==> exp/harbor: inputs <==
Design comp_mult_top, start of the top module:
module comp_mult_top #(
parameter NO_MULT   = 4     ,  
parameter APB_BADDR = 0     ,  
parameter SYS_AW    = 16    ,  
parameter REG_DW    = 16       
)(
input                    clk         ,  
input                    rst_n       ,  
input      [ SYS_AW-1:0] apb_paddr   ,  
input                    apb_psel    ,  
input                    apb_penable ,  
input                    apb_pwrite  ,  
input      [REG_DW -1:0] apb_pwdata  ,  
output                   apb_pready  ,  
output reg [REG_DW -1:0] apb_prdata  ,  
output reg               apb_pslverr ,  
output reg               mem_ce      ,  
output reg               mem_we      ,  
output reg [SYS_AW -1:0] mem_addr    ,  
output reg [     8 -1:0] mem_wr_data ,  
input      [     8 -1:0] mem_rd_data    
);
localparam DWIDTH = 8 ;
localparam IDLE   = 2'b00;  
localparam RD_OPS = 2'b01;  
localparam WORK   = 2'b10;  
localparam WR_RES = 2'b11;  
reg  [       REG_DW -1:0] op1_addr      ;  
reg  [       REG_DW -1:0] op2_addr      ;  
reg  [       REG_DW -1:0] res_addr      ;  
reg  [       REG_DW -1:0] no_op         ;  
reg  [       REG_DW -1:0] cfg_start     ;  
reg  [       REG_DW -1:0] sts_stop      ;  
wire                      wr_op1_addr   ;  
wire                      wr_op2_addr   ;  
wire                      wr_res_addr   ;  
wire                      wr_no_op      ;  
wire                      wr_cfg_start  ;  
wire                      wr_sts_stop   ;  
wire                      rd_sts_stop   ;  
wire                      rd_sts_state  ;  
wire                      sel_regs      ;  
reg                       op_val        ;  
wire                      op_rdy        ;  
wire [   2*2*DWIDTH -1:0] op_data       ;  
wire                      res_val       ;  
reg                       res_rdy       ;  
wire [2*2*(DWIDTH+1)-1:0] res_data      ;  
wire                      set_res_rdy   ;  
reg  [     3*DWIDTH -1:0] data_reg      ;  
reg  [            2 -1:0] sts_cstate    ;  
wire                      start         ;  
wire                      sw_rst        ;  
wire                      byte_rd_done  ;  
wire                      byte_wr_done  ;  
wire                      finish        ;  
wire                      next_op       ;  
reg                       mem_ce_d      ;  
reg                       mem_we_d      ;  
  ...
clock: 10.0 ns
lec_check: 0
cap_margin: 15
cell_pad_in_sites_global_placement: 0
core_margin: 2
core_utilization: 57
cts_cluster_diameter: 334
cts_cluster_size: 100
place_density: 0.89
slew_margin: 20
tns_end_percent: 10
run.sh (not shown) runs the stock make flow with config.mk's settings and CLKGATE_MAP_FILE=.
==> exp/ember (differences from exp/harbor) <==
Settings changed: ABC_AREA from default to 1, CAP_MARGIN 15 to 20, CELL_PAD_IN_SITES_DETAIL_PLACEMENT from default to 0, CELL_PAD_IN_SITES_GLOBAL_PLACEMENT 0 to 2, CORE_ASPECT_RATIO from default to 0.65, CORE_MARGIN 2 to 9, CORE_UTILIZATION 57 to 40, CTS_CLUSTER_DIAMETER 334 to default, CTS_CLUSTER_SIZE 100 to 56, MAX_ROUTING_LAYER from default to met5, MIN_ROUTING_LAYER from default to met1, PLACE_DENSITY 0.89 to default, TNS_END_PERCENT 10 to default.
==> exp/xenon (differences from exp/harbor) <==
Settings changed: CAP_MARGIN 15 to 20, CELL_PAD_IN_SITES_GLOBAL_PLACEMENT 0 to default, CORE_UTILIZATION 57 to 40, CTS_CLUSTER_DIAMETER 334 to default, CTS_CLUSTER_SIZE 100 to default, PLACE_DENSITY 0.89 to default, SETUP_SLACK_MARGIN from default to 1.74, TNS_END_PERCENT 10 to default.
==> flow/constraint.sdc (replaced) <==
create_clock -name core_clock -period 9.39 [get_ports {clk}]
set_input_delay 1.8780 -clock core_clock [delete_from_list [all_inputs] [get_ports {clk}]]
set_output_delay 1.8780 -clock core_clock [all_outputs]
set_load 0.01 [all_outputs]
==> comparison <==
Via count, highest first: exp/ember, exp/harbor, exp/xenon.
Sequential power: exp/ember < exp/harbor < exp/xenon.
Against exp/ember, the design area of exp/xenon is lower by 2.7%.
Sequential share of layout area, highest first: exp/harbor, exp/xenon, exp/ember.
Of exp/xenon and exp/ember, exp/ember has the higher first-iteration DRC count (gap 37%, measured against exp/ember).


==> inputs of v8 <==
Starting RTL as in the previous note.
Design comp_mult_top, start of the top module:
module comp_mult_top #(
parameter NO_MULT   = 4     ,  
parameter APB_BADDR = 0     ,  
parameter SYS_AW    = 16    ,  
parameter REG_DW    = 16       
)(
input                    clk         ,  
input                    rst_n       ,  
input      [ SYS_AW-1:0] apb_paddr   ,  
input                    apb_psel    ,  
input                    apb_penable ,  
input                    apb_pwrite  ,  
input      [REG_DW -1:0] apb_pwdata  ,  
output                   apb_pready  ,  
output reg [REG_DW -1:0] apb_prdata  ,  
output reg               apb_pslverr ,  
output reg               mem_ce      ,  
output reg               mem_we      ,  
output reg [SYS_AW -1:0] mem_addr    ,  
output reg [     8 -1:0] mem_wr_data ,  
input      [     8 -1:0] mem_rd_data    
);
localparam DWIDTH = 8 ;
localparam IDLE   = 2'b00;  
localparam RD_OPS = 2'b01;  
localparam WORK   = 2'b10;  
localparam WR_RES = 2'b11;  
reg  [       REG_DW -1:0] op1_addr      ;  
reg  [       REG_DW -1:0] op2_addr      ;  
reg  [       REG_DW -1:0] res_addr      ;  
reg  [       REG_DW -1:0] no_op         ;  
reg  [       REG_DW -1:0] cfg_start     ;  
reg  [       REG_DW -1:0] sts_stop      ;  
wire                      wr_op1_addr   ;  
wire                      wr_op2_addr   ;  
wire                      wr_res_addr   ;  
wire                      wr_no_op      ;  
wire                      wr_cfg_start  ;  
wire                      wr_sts_stop   ;  
wire                      rd_sts_stop   ;  
wire                      rd_sts_state  ;  
wire                      sel_regs      ;  
  ...
==> flow/config.mk <==
export PLATFORM = sky130hd
export DESIGN_NAME = comp_mult_top
export DESIGN_NICKNAME = comp_mult_top
export VERILOG_FILES = /design/flow/design.v
export SDC_FILE = /design/flow/constraint.sdc
export NUM_CORES = 4
export LEC_CHECK = 0
export CAP_MARGIN = 20
export CELL_PAD_IN_SITES_DETAIL_PLACEMENT = 1
export CELL_PAD_IN_SITES_GLOBAL_PLACEMENT = 0
export CORE_ASPECT_RATIO = 1.38
export CORE_MARGIN = 3
export CORE_UTILIZATION = 51
export MAX_ROUTING_LAYER = met4
export PLACE_DENSITY_LB_ADDON = 0.16
export SETUP_SLACK_MARGIN = 1.73
export SLEW_MARGIN = 20
export TNS_END_PERCENT = 60
==> flow/constraint.sdc <==
create_clock -name core_clock -period 7.28 [get_ports {clk}]
set_input_delay 1.4560 -clock core_clock [delete_from_list [all_inputs] [get_ports {clk}]]
set_output_delay 1.4560 -clock core_clock [all_outputs]
set_load 0.01 [all_outputs]
==> v21: changes against v8 <==
CELL_PAD_IN_SITES_DETAIL_PLACEMENT = unset   (was 1)
CELL_PAD_IN_SITES_GLOBAL_PLACEMENT = unset   (was 0)
CORE_ASPECT_RATIO = unset   (was 1.38)
CORE_MARGIN = 2   (was 3)
CORE_UTILIZATION = 66   (was 51)
HOLD_SLACK_MARGIN = 0.28   (was unset)
MAX_ROUTING_LAYER = unset   (was met4)
PLACE_DENSITY_LB_ADDON = unset   (was 0.16)
SETUP_SLACK_MARGIN = -0.49   (was 1.73)
TNS_END_PERCENT = unset   (was 60)
==> flow/constraint.sdc (replaced) <==
create_clock -name core_clock -period 7.58 [get_ports {clk}]
set_input_delay 1.5160 -clock core_clock [delete_from_list [all_inputs] [get_ports {clk}]]
set_output_delay 1.5160 -clock core_clock [all_outputs]
set_load 0.01 [all_outputs]
==> v15: changes against v8 <==
CELL_PAD_IN_SITES_GLOBAL_PLACEMENT = unset   (was 0)
CORE_ASPECT_RATIO = 0.65   (was 1.38)
CORE_MARGIN = 2   (was 3)
CORE_UTILIZATION = 40   (was 51)
MAX_ROUTING_LAYER = unset   (was met4)
MIN_ROUTING_LAYER = met2   (was unset)
PLACE_DENSITY_LB_ADDON = unset   (was 0.16)
SETUP_SLACK_MARGIN = unset   (was 1.73)
TNS_END_PERCENT = unset   (was 60)
==> flow/constraint.sdc (replaced) <==
create_clock -name core_clock -period 10.0 [get_ports {clk}]
set_input_delay 2.0000 -clock core_clock [delete_from_list [all_inputs] [get_ports {clk}]]
set_output_delay 2.0000 -clock core_clock [all_outputs]
set_load 0.01 [all_outputs]
==> flow_metrics.py <==
# Generated from Yosys and OpenROAD reports
metrics = {
    "sta": {
        "setup_viol": 14,
        "layout_setup_ws_ns": -0.988,
    },
    "global_routing": {
        "use_met2": 0.691,
        "grtUsageMet3": 0.0675,
    },
    "pwr": {
        "vdd_ir_drop_max_v": 0.000138,
        "p_switching_mw": 2.06,
        "swShare": 0.422,
    },
    "outcome": {
        "status": "failed layout checks",
        "failed_checks": "negative setup slack",
    },
    "die": {
        "fp_util": 0.520,
        "taps": 534,
    },
    "worst_setup_path": {
        "r2r_slack_ns": -0.99,
    },
}
# the run above: v8

==> flow_metrics.py <==
# Generated from Yosys and OpenROAD reports
metrics = {
    "sta": {
        "setup_viol": 9,
        "layout_setup_ws_ns": -0.286,
    },
    "outcome": {
        "failed_checks": "negative setup slack",
        "status": "failed layout checks",
    },
    "pwr": {
        "vdd_ir_drop_max_v": 0.000180,
        "swShare": 0.375,
    },
    "die": {
        "fp_util": 0.674,
        "taps": 402,
    },
    "global_routing": {
        "use_met2": 0.596,
        "grtUsageMet3": 0.0400,
    },
    "worst_setup_path": {
        "r2r_slack_ns": -0.07,
    },
}
# the run above: v21

==> flow_metrics.py <==
# Generated from Yosys and OpenROAD reports
metrics = {
    "outcome": {
        "status": "no timing/DRC/antenna violations",
    },
    "pwr": {
        "vdd_ir_drop_max_v": 0.000151,
        "swShare": 0.423,
    },
    "yosys": {
        "ys_ff": 184,
    },
    "global_routing": {
        "use_met2": 0.447,
        "grtUsageMet3": 0.582,
    },
    "die": {
        "taps": 700,
    },
    "worst_setup_path": {
        "r2r_slack_ns": 1.29,
        "cpMaxStageDelayCell": "xor2_1",
    },
    "sta": {
        "layout_setup_ws_ns": 0.468,
        "setup_viol": 0,
    },
    "drt": {
        "vias": 25300,
    },
}
# the run above: v15

No activity file was given, so power comes from the tool's default toggle rates.
